==> inputs of try-lagoon <==
// cpu_design
module cpu_design (reset, clock, write_read, M_address, M_data_in, M_data_out,overflow,status);
Settings: LEC_CHECK=0, CAP_MARGIN=20, CELL_PAD_IN_SITES_GLOBAL_PLACEMENT=0, CORE_MARGIN=9, CORE_UTILIZATION=21, CTS_CLUSTER_DIAMETER=155, GPL_ROUTABILITY_DRIVEN=1, GPL_TIMING_DRIVEN=1, MAX_ROUTING_LAYER=met4, PLACE_DENSITY_LB_ADDON=0.17, SLEW_MARGIN=20; clock period 8.06 ns.
run.sh (not shown) runs the stock make flow with config.mk's settings and CLKGATE_MAP_FILE=.
==> try-umber (differences from try-lagoon) <==
- CELL_PAD_IN_SITES_GLOBAL_PLACEMENT: 0 -> default
- CORE_MARGIN: 9 -> 2
- CORE_UTILIZATION: 21 -> 24
- CTS_CLUSTER_DIAMETER: 155 -> default
- GPL_ROUTABILITY_DRIVEN: 1 -> default
- GPL_TIMING_DRIVEN: 1 -> default
- MAX_ROUTING_LAYER: met4 -> default
- PLACE_DENSITY_LB_ADDON: 0.17 -> default
==> flow/constraint.sdc (replaced) <==
create_clock -name core_clock -period 9.75 [get_ports {clock}]
set_input_delay 1.9500 -clock core_clock [delete_from_list [all_inputs] [get_ports {clock}]]
set_output_delay 1.9500 -clock core_clock [all_outputs]
set_load 0.01 [all_outputs]
==> try-quartz (differences from try-lagoon) <==
- CELL_PAD_IN_SITES_GLOBAL_PLACEMENT: 0 -> default
- CORE_MARGIN: 9 -> 2
- CORE_UTILIZATION: 21 -> 40
- CTS_CLUSTER_DIAMETER: 155 -> 333
- CTS_CLUSTER_SIZE: default -> 90
- GPL_ROUTABILITY_DRIVEN: 1 -> default
- GPL_TIMING_DRIVEN: 1 -> default
- MAX_ROUTING_LAYER: met4 -> default
- PLACE_DENSITY_LB_ADDON: 0.17 -> default
- TNS_END_PERCENT: default -> 15
==> flow/constraint.sdc (replaced) <==
create_clock -name core_clock -period 8.0 [get_ports {clock}]
set_input_delay 1.6000 -clock core_clock [delete_from_list [all_inputs] [get_ports {clock}]]
set_output_delay 1.6000 -clock core_clock [all_outputs]
set_load 0.01 [all_outputs]
==> try-sierra (differences from try-lagoon) <==
- CELL_PAD_IN_SITES_GLOBAL_PLACEMENT: 0 -> default
- CORE_MARGIN: 9 -> 7
- CORE_UTILIZATION: 21 -> 40
- CTS_CLUSTER_DIAMETER: 155 -> default
- CTS_CLUSTER_SIZE: default -> 48
- GPL_ROUTABILITY_DRIVEN: 1 -> default
- GPL_TIMING_DRIVEN: 1 -> default
- MAX_ROUTING_LAYER: met4 -> default
- PLACE_DENSITY_LB_ADDON: 0.17 -> default
==> flow/constraint.sdc (replaced) <==
create_clock -name core_clock -period 8.0 [get_ports {clock}]
set_input_delay 1.6000 -clock core_clock [delete_from_list [all_inputs] [get_ports {clock}]]
set_output_delay 1.6000 -clock core_clock [all_outputs]
set_load 0.01 [all_outputs]
==> results.cfg <==
; implementation run metrics
[global_route]
global_route_wire_length_before_repair_mm = 76.48
grtUsageTotal_pct = 17.53

[outcome]
outcome = finished clean

[setup_path]
worstPathArrival_ps = 6140

[floorplan]
dieArea_mm2 = 0.06037

[placement]
globalplace.congestion = 0.9024

[drt]
route.detailed.vias_per_inst = 5.450
diodes = 1
The numbers above come from try-lagoon.

==> results.cfg <==
; implementation run metrics
[placement]
globalplace.congestion = 0.9854

[drt]
diodes = 0
route.detailed.vias_per_inst = 6.612

[setup_path]
worstPathArrival_ps = 6060

[final_timing]
setup_viol_count_final = 0

[floorplan]
dieArea_mm2 = 0.02856
num_io_pins = 35

[outcome]
outcome = finished clean

[global_route]
grtUsageTotal_pct = 30.36
The numbers above come from try-quartz.

==> results.cfg <==
; implementation run metrics
[outcome]
outcome = finished clean

[layout]
post-route-cell-area_mm2 = 0.01213

[placement]
globalplace.congestion = 0.9978
buffer_ports.inserted = 34

[setup_path]
worstPathArrival_ps = 6950

[cts]
holdBufCountCts = 0

[logic_synthesis]
synth-edff-count = 8
mux_share_pct = 8.803

[global_route]
grtUsageTotal_pct = 18.09

[floorplan]
dieArea_mm2 = 0.04709
The numbers above come from try-umber.

==> results.cfg <==
; implementation run metrics
[layout]
num-clock-buffers = 9

[outcome]
outcome = finished clean

[drt]
diodes = 0
post_drt_wl_per_cell_um = 25.84
route.detailed.vias_per_inst = 6.680

[floorplan]
dieArea_mm2 = 0.03204

[global_route]
global_route_wire_length_before_repair_mm = 67.19
number_of_antenna_violations_at_the_first_check_in_global_routing = 0

[setup_path]
worstPathArrival_ps = 6040
The numbers above come from try-sierra.


========
==> inputs of zinc <==
==> flow/design.v <==
module cpu_design (reset, clock, write_read, M_address, M_data_in, M_data_out,overflow,status);
input reset,clock;
input[7:0] M_data_in;
output reg write_read,overflow;
output reg [7:0] M_data_out;
output reg[11:0] M_address;
reg[15:0] IR;
reg[7:0] MDR;
reg[11:0] MAR,PC;
reg [7:0]R0;
reg [7:0]R1;
reg [7:0]R2;
reg [7:0]R3;
reg [7:0]A;
reg [8:0]F;
output reg[2:0] status;
parameter idle=4'b0000, load=4'b0001, move=4'b0010, add=4'b0011, sub=4'b0100, AND=4'b0101;
parameter OR=4'b0110, XOR=4'b0111, shrp=4'b1000, shlp=4'b1001, swap=4'b1010, jmp=4'b1011;
parameter jz=4'b1100, read=4'b1101, write=4'b1110, stop=4'b1111; 
always@(*)  
begin
	if((reset==1)&&(status==3)&&(IR[15:12]==write)) 
		write_read=1'b1; 
	else
		write_read=1'b0; 
	M_address=MAR;
	M_data_out=MDR;
	overflow=F[8]^F[7];
 end
always @(negedge clock or negedge reset) 
begin
	if(reset==1'b0)
	begin
		MAR<=12'b000000000000;
		status<=3'b000; 
	end
	else  
		case (status)
			3'b000: begin
						status<=3'b001;
						MAR<=PC;
						case(IR[9:8])
							2'b00: A<=R0;
							2'b01: A<=R1;
							2'b10: A<=R2;
							2'b11: A<=R3;
						endcase
					end
			3'b001: begin
						if(IR[15:12]==stop)status<=1;
						else if (IR[15:12]==swap|| (IR[15:12]==jmp)|| IR[15:12]==jz || IR[15:12]==read || IR[15:12]==write) 
							status<=3'b010;
						else
							status<=3'b000;
					end
			3'b010:begin 
						if(IR[15:12]==swap)
							status <= 3'b000;
						else if ((IR[15:12]==jmp)||(IR[15:12]==read)||(IR[15:12]==write))
						begin
							MAR <= IR[11:0];
							status <= 3'b011;
						end
						else if((IR[15:12]==jz)&& (R0[7:0] == 8'b0000_0000)) 
						begin
							MAR <= IR[11:0];
							status <= 3'b011;
						end
						else
						begin
							MAR <= PC;
							status <= 3'b011;
						end
					end
			3'b011:begin
						if((IR[15:12]==write) || (IR[15:12]==read))
						begin
							MAR<=PC;
							status<=3'b100;
						end
						else
							status<=3'b000;
					 end
			3'b100:begin
						status<=3'b000;
					 end
			default:status<=3'b000;
		endcase
end
always@(posedge clock or negedge reset) 
begin
	if(reset==1'b0) 
	begin
		IR<=16'h0000;
		PC<=12'b000000000000;
		MDR<=8'b00000000;
		R0<=8'b00000000;
		R1<=8'b00000000;
		R2<=8'b00000000;
		F=9'b000000000;
		R3<=8'b00000000; 
	end
	else
	begin
		case (status)
			3'b000: begin
						IR[15:8]<=M_data_in;
						IR[7:0]<=8'b00000000; 
						PC<=PC+12'b000000000001; 
					end  
			3'b001: begin  
						case(IR[15:12]) 
							load: R0<={4'b0000,IR[11:8]}; 
							swap:begin
									case(IR[11:10])
										2'b00:begin
													case(IR[9:8])
														2'b00:R0<=R0;
														2'b01:R1<=R0;
														2'b10:R2<=R0;
														2'b11:R3<=R0;
													endcase
												end
										2'b01:begin
													case(IR[9:8])
														2'b00:R0<=R1;
														2'b01:R1<=R1;
														2'b10:R2<=R1;
														2'b11:R3<=R1;
													endcase
												end
										2'b10:begin
													case(IR[9:8])
														2'b00:R0<=R2;
														2'b01:R1<=R2;
														2'b10:R2<=R2;
														2'b11:R3<=R2;
													endcase
												end
										2'b11:begin
													case(IR[9:8])
														2'b00:R0<=R3;
														2'b01:R1<=R3;
														2'b10:R2<=R3;
														2'b11:R3<=R3;
													endcase
												end
									endcase
								  end
							shlp:begin 
									case(IR[11:10]) 
										2'b00:R0<=R0<<1;
										2'b01:R1<=R1<<1;
										2'b10:R2<=R2<<1;
										2'b11:R3<=R3<<1;
									endcase
								  end
							shrp:begin
									case(IR[11:10]) 
										2'b00:R0<=R0>>1;
										2'b01:R1<=R1>>1;
										2'b10:R2<=R2>>1;
										2'b11:R3<=R3>>1;
									endcase
								  end
							add:begin
									case(IR[11:10])
										2'b00:begin
													F=A+R0;
													R0<=F[7:0];
												end
										2'b01:begin
													F=A+R1;
													R1<=F[7:0];
												end
										2'b10:begin
													F=A+R2;
													R2<=F[7:0];
												end
										2'b11:begin
													F=A+R3;
													R3<=F[7:0];
												end
									endcase
								 end
							sub:begin
									case(IR[11:10])
										2'b00:begin
													F=R0-A;
													R0<=F[7:0];
												end
										2'b01:begin
													F=R1-A;
													R1<=F[7:0];
												end
										2'b10:begin
													F=R2-A;
													R2<=F[7:0];
												end
										2'b11:begin
													F=R3-A;
													R3<=F[7:0];
												end
									endcase
								 end
							move:begin
										case(IR[11:10])
											2'b00:R0<=A;
											2'b01:R1<=A;
											2'b10:R2<=A;
											2'b11:R3<=A;
										endcase
								  end
							AND:begin
									case(IR[11:10])
										2'b00:R0=R0 & A;
										2'b01:R1=R1 & A;
										2'b10:R2=R2 & A;
										2'b11:R3=R3 & A;
									endcase
								 end
							OR:begin
									case(IR[11:10])
										2'b00:R0=R0 | A;
										2'b01:R1=R1 | A;
										2'b10:R2=R2 | A;
										2'b11:R3=R3 | A;
									endcase
								end
							XOR:begin
									case(IR[11:10])
										2'b00:R0=R0 ^ A;
										2'b01:R1=R1 ^ A;
										2'b10:R2=R2 ^ A;
										2'b11:R3=R3 ^ A;
									endcase
								 end
							default:;
						endcase
					end 
			3'b010:begin
						case(IR[15:12])
							swap:begin
									case(IR[11:10])
										2'b00:R0<=A;
										2'b01:R1<=A;
										2'b10:R2<=A;
										2'b11:R3<=A;
									endcase
								  end
							read:begin
									IR[7:0]<=M_data_in;
									PC<=PC+12'b000000000001;
								  end
							write:begin
										IR[7:0]<=M_data_in;
										PC<=PC+12'b000000000001;
										MDR<=R0;
									end
							jmp:begin
									IR[7:0]<=M_data_in;
									PC<=PC+12'b000000000001;
								 end
							jz:begin
									IR[7:0]<=M_data_in;
									PC<=PC+12'b000000000001;
								end
						endcase
					 end
			3'b011:begin
						case(IR[15:12])
							jmp:begin
										PC<=IR[11:0];
									end
							jz:begin
									if(R0==8'b00000000)
										PC<=IR[11:0];
								end
							read:begin
									R0<=M_data_in;
								end
							default:;
						endcase
					 end
			3'b100:begin
					 end
			default:; 
		endcase
	end
end 
endmodule
==> flow/run.sh <==
#!/bin/bash
# the make line also repeats each setting of config.mk as NAME=value (left out here)
make -C /OpenROAD-flow-scripts/flow DESIGN_CONFIG=/design/flow/config.mk WORK_HOME=/design/flow/orfs CLKGATE_MAP_FILE= finish
==> flow/config.mk <==
export PLATFORM = sky130hd
export DESIGN_NAME = cpu_design
export DESIGN_NICKNAME = cpu_design
export VERILOG_FILES = /design/flow/design.v
export SDC_FILE = /design/flow/constraint.sdc
export NUM_CORES = 4
export LEC_CHECK = 0
export CAP_MARGIN = 20
export CORE_MARGIN = 7
export CORE_UTILIZATION = 40
export CTS_CLUSTER_SIZE = 48
export SLEW_MARGIN = 40
==> flow/constraint.sdc <==
create_clock -name core_clock -period 8.0 [get_ports {clock}]
set_input_delay 1.6000 -clock core_clock [delete_from_list [all_inputs] [get_ports {clock}]]
set_output_delay 1.6000 -clock core_clock [all_outputs]
set_load 0.01 [all_outputs]
==> inputs of cedar, as changes to zinc <==
Settings changed: CORE_MARGIN 7 to 2, CORE_UTILIZATION 40 to 68, CTS_CLUSTER_SIZE 48 to 47, SETUP_SLACK_MARGIN set to 0.76, SLEW_MARGIN 40 to 20.
==> flow/constraint.sdc (replaced) <==
create_clock -name core_clock -period 2.78 [get_ports {clock}]
set_input_delay 0.5560 -clock core_clock [delete_from_list [all_inputs] [get_ports {clock}]]
set_output_delay 0.5560 -clock core_clock [all_outputs]
set_load 0.01 [all_outputs]
==> inputs of fjord, as changes to zinc <==
Settings changed: CORE_MARGIN 7 to 2, CORE_UTILIZATION 40 to 68, CTS_CLUSTER_SIZE 48 to not set, SLEW_MARGIN 40 to 20.
==> flow/constraint.sdc (replaced) <==
create_clock -name core_clock -period 7.69 [get_ports {clock}]
set_input_delay 1.5380 -clock core_clock [delete_from_list [all_inputs] [get_ports {clock}]]
set_output_delay 1.5380 -clock core_clock [all_outputs]
set_load 0.01 [all_outputs]
==> comparison table <==
quantity                                     zinc                           cedar      fjord
CP Data Arrival Time                      6.03 ns                               -    5.87 ns
Final setup violation count                     0                               -          0
Global router's overall resource usage      27.4%                               -      49.1%
Routed metal-1 wire length                17.5 mm                               -    14.6 mm
Reg2reg path depth                              9                               -         10
Detailed-route wire length per cell       25.7 µm                               -    26.5 µm
Hpwl dp                                   31.1 mm                         36.0 mm    29.2 mm
Result of the run        timing/DRC/antenna clean          stopped before the end  timing/DRC/antenna clean
Stage where the flow stopped                    -  clock tree synthesis (4_1_cts)          -
Post-Route WL                             44.1 mm                               -    42.0 mm
Slew Limit Headroom                         41.3%                               -      28.0%
Count of antenna diodes in the layout           0                               -          0
Met2 wire length                          19.7 mm                               -    17.4 mm
Final hold slack                         0.424 ns                               -   0.425 ns
CTS tree                                      yes                               -        yes
Die footprint                           32000 µm²                       17000 µm²  17000 µm²
Final total negative setup slack             0 ns                               -       0 ns
Setup WS pre-CTS                         0.744 ns                        -1.41 ns   0.680 ns
Net total in the final layout                1493                               -       1492
Core Density at Floorplan                   40.6%                           69.0%      69.0%
Placed insts                                 1691                            1818       1565
